Setup of run A:
==> flow/design.v (excerpt) <==
module FIFO(clk, rst, wr_en, rd_en, buf_in, buf_out, buf_empty, buf_full, fifo_counter);
make LEC_CHECK=0 ABC_AREA=1 CAP_MARGIN=20 CORE_ASPECT_RATIO=1.42 CORE_MARGIN=2 CORE_UTILIZATION=72 SLEW_MARGIN=20 finish   # period 2.06 ns
run.sh (not shown) runs the stock make flow with config.mk's settings and CLKGATE_MAP_FILE=.
Run A had finished all stages when the layout checks came back failing, citing negative setup slack.
Here is what was changed in the inputs of run B compared with run A.
--- a/flow/config.mk
+++ b/flow/config.mk
@@ -8 +7,0 @@
-export ABC_AREA = 1
@@ -10 +8,0 @@
-export CORE_ASPECT_RATIO = 1.42
@@ -12 +10 @@
-export CORE_UTILIZATION = 72
+export CORE_UTILIZATION = 70
==> flow/constraint.sdc <==
create_clock -name core_clock -period 2.08 [get_ports {clk}]
set_input_delay 0.4160 -clock core_clock [delete_from_list [all_inputs] [get_ports {clk}]]
set_output_delay 0.4160 -clock core_clock [all_outputs]
set_load 0.01 [all_outputs]
### Flow results
- The layout from run B, despite a flow that completed every stage, fails the layout checks, with the failing checks listed as negative setup slack.
- Cell area in run B is about 8% below run A.
- Proportion of cell area occupied by registers (lower): run A
- Looking only at number of unique standard cell types used by synthesis, and setting everything else aside, the higher value of run A and run B goes to run B.
- [compare] base=run A new=run B: synthesized cell count went down 48%, number of standard-cell rows in the floorplan went down 15, endpoint arrival time on the critical path moved up.
## Diff of input files: run C against run B
--- a/flow/config.mk
+++ b/flow/config.mk
@@ -10 +10 @@
-export CORE_UTILIZATION = 70
+export CORE_UTILIZATION = 40
==> flow/constraint.sdc <==
create_clock -name core_clock -period 3.71 [get_ports {clk}]
set_input_delay 0.7420 -clock core_clock [delete_from_list [all_inputs] [get_ports {clk}]]
set_output_delay 0.7420 -clock core_clock [all_outputs]
set_load 0.01 [all_outputs]
Notes after the runs:
Cmp run B and run C / sequential share of layout area / lower: run B. Run C: all stages complete, timing, DRC and antenna checks passed. Utilization of the core after routing (lower): run C. Run B vs run C, startpoint of the worst setup timing path: fifo_counter[4] vs fifo_counter[5]. Power share of the combinational group (lower): run C.
Relative to run C, the following input files were edited for run D:
--- a/flow/config.mk
+++ b/flow/config.mk
@@ -7,0 +8 @@
+export ABC_AREA = 0
@@ -9,2 +10,3 @@
-export CORE_MARGIN = 2
-export CORE_UTILIZATION = 40
+export CORE_MARGIN = 5
+export CORE_UTILIZATION = 16
+export PLACE_DENSITY = 0.45
==> flow/constraint.sdc <==
create_clock -name core_clock -period 2.05 [get_ports {clk}]
set_input_delay 0.4100 -clock core_clock [delete_from_list [all_inputs] [get_ports {clk}]]
set_output_delay 0.4100 -clock core_clock [all_outputs]
set_load 0.01 [all_outputs]
==> comparison <==
Number of global-route vias before repair: run D higher than run C
In run D the implementation ran to completion but is not tape-out ready, as the final checks report negative setup slack.
Run C reports its worst setup path endpoint as buf_full while run D reports fifo_counter[5].
Delta (run D minus run C): detail-routed net length per standard cell lower; final critical-path setup slack now smaller; die size higher; sequential cell count roughly the same.
In the tables for run D and run C, total power of the final layout reads lower with run C.
Status: logic share of the area parity (run C, run D)
Compared with run C, in run D summed area of non-filler cells in the final layout went up by 15%, final period utilization went up by 37 points.

========
## job 6634
Starting RTL as in the previous note.
// FIFO
module FIFO(clk, rst, wr_en, rd_en, buf_in, buf_out, buf_empty, buf_full, fifo_counter);
==> flow/config.mk <==
export PLATFORM = sky130hd
export DESIGN_NAME = FIFO
export DESIGN_NICKNAME = FIFO
export VERILOG_FILES = /design/flow/design.v
export SDC_FILE = /design/flow/constraint.sdc
export NUM_CORES = 4
export LEC_CHECK = 0
export CAP_MARGIN = 5
export CORE_MARGIN = 2
export CORE_UTILIZATION = 69
export CTS_CLUSTER_DIAMETER = 29
export CTS_CLUSTER_SIZE = 54
export SETUP_SLACK_MARGIN = 1.12
export SLEW_MARGIN = 20
export TNS_END_PERCENT = 5
==> flow/constraint.sdc <==
create_clock -name core_clock -period 4.1 [get_ports {clk}]
set_input_delay 0.8200 -clock core_clock [delete_from_list [all_inputs] [get_ports {clk}]]
set_output_delay 0.8200 -clock core_clock [all_outputs]
set_load 0.01 [all_outputs]
[inputs] job 6978 vs job 6634
--- a/flow/config.mk
+++ b/flow/config.mk
@@ -8 +8 @@
-export CAP_MARGIN = 5
+export CAP_MARGIN = 20
@@ -10,4 +10 @@
-export CORE_UTILIZATION = 69
-export CTS_CLUSTER_DIAMETER = 29
-export CTS_CLUSTER_SIZE = 54
-export SETUP_SLACK_MARGIN = 1.12
+export CORE_UTILIZATION = 40
@@ -15 +11,0 @@
-export TNS_END_PERCENT = 5
==> flow/constraint.sdc <==
create_clock -name core_clock -period 5.0 [get_ports {clk}]
set_input_delay 1.0000 -clock core_clock [delete_from_list [all_inputs] [get_ports {clk}]]
set_output_delay 1.0000 -clock core_clock [all_outputs]
set_load 0.01 [all_outputs]
### Flow results
- In the tables for job 6634 and job 6978, total power reads lower with job 6978.
- The run showing the smaller final clock period utilization by the worst path is job 6634.
- Internal power summed over all cells ends up lower on job 6978.
- Compared with job 6634, job 6978 shows via count lower by 996.
- Compared with job 6634, job 6978 improves worst setup slack.
- | global routing met3 resource utilization | job 6978 vs job 6634 | 3.8 points lower |
- The total detailed-routing wirelength of job 6978 falls short of that of job 6634 by about 5%.
- Compared with job 6634, job 6978 shows average wire per cell in the routed design lower by about 14%.
- Re synthesized area: no difference whatsoever between job 6634 and job 6978.
- Fraction of power consumed by the clock network: job 6978 < job 6634
- Hold slack was lower in job 6634 than in job 6978.
What job 8326 does differently from job 6978 at the input level:
--- a/flow/config.mk
+++ b/flow/config.mk
@@ -8 +8,3 @@
-export CAP_MARGIN = 20
+export CAP_MARGIN = 30
+export CELL_PAD_IN_SITES_DETAIL_PLACEMENT = 2
+export CELL_PAD_IN_SITES_GLOBAL_PLACEMENT = 2
@@ -10,0 +13,3 @@
+export CTS_CLUSTER_DIAMETER = 345
+export GPL_TIMING_DRIVEN = 0
+export SETUP_SLACK_MARGIN = -0.42
@@ -11,0 +17 @@
+export TNS_END_PERCENT = 55
==> comparison <==
Global-route usage (job 8326 over job 6978): increase, 4.9 points. Re fraction of power consumed by sequential logic: job 8326 is 4.2 points down on job 6978. Comparing job 6978 and job 8326, the lower relative area of clock buffers and inverters in the final design was measured on job 6978. Job 8326 | stages: all done | timing, DRC, antenna: all pass. Job 8326 vs. job 6978: share of the final layout cell area in sequential cells went down by 0.83 points. Min number of clock-tree buffers in the layout across job 6978 and job 8326: job 6978. On post-synth tally of flip-flops with integrated enable, job 6978 tracks job 8326 almost exactly. Job 8326 vs job 6978, highest routed metal layer: met5 vs met4.
#### Input delta (job 2762 over job 8326)
--- a/flow/config.mk
+++ b/flow/config.mk
@@ -7,0 +8 @@
+export ABC_AREA = 1
@@ -13 +14 @@
-export CTS_CLUSTER_DIAMETER = 345
+export CTS_CLUSTER_DIAMETER = 20
@@ -14,0 +16,2 @@
+export MAX_ROUTING_LAYER = met4
+export PLACE_DENSITY = 0.86
Results
Comparing job 2762 and job 8326, wire length of the first global-routing pass is lower on job 8326. The total placed instance area in job 2762 was higher than what job 8326 gave. In the metrics for job 2762 and job 8326, the one carrying the higher basic-gate share of the synthesized area counting and, or, nand and nor cells is job 2762. Final setup slack of the worst path: higher on job 8326. Summary of job 2762 over job 8326: number of antenna violations at the first check in global routing now sits higher; fraction of power consumed by sequential logic now sits lower; xor/xnor share of the synthesized area now sits lower.
Edits applied to the flow inputs when going from job 2762 to job 1462:
==> flow/config.mk <==
export PLATFORM = sky130hd
export DESIGN_NAME = FIFO
export DESIGN_NICKNAME = FIFO
export VERILOG_FILES = /design/flow/design.v
export SDC_FILE = /design/flow/constraint.sdc
export NUM_CORES = 4
export LEC_CHECK = 0
export CAP_MARGIN = 20
export CORE_MARGIN = 2
export CORE_UTILIZATION = 40
export SLEW_MARGIN = 20
==> flow/constraint.sdc <==
create_clock -name core_clock -period 3.12 [get_ports {clk}]
set_input_delay 0.6240 -clock core_clock [delete_from_list [all_inputs] [get_ports {clk}]]
set_output_delay 0.6240 -clock core_clock [all_outputs]
set_load 0.01 [all_outputs]
[summary]
- [compare] base=job 2762 new=job 1462: minimum setup slack in the final design fell by 0.81 ns, number of CTS-inserted buffers fell by 69%, die size fell by about 7%, synthesized instance count fell by 1023, average detailed-routed wire length per instance fell by 41%.
- The final reports for job 1462 and job 2762 show power density normalized to cell area higher in the former.
- Compared with job 2762, job 1462 shows overall power after layout that has gone down by more than 10%.
- In the flow results for job 1462 and job 2762, the fraction of the cycle the final worst path needs is smaller on job 2762.
- Detailed-route wire length in job 1462 is about 64% below job 2762.
No activity file was given, so power comes from the tool's default toggle rates.
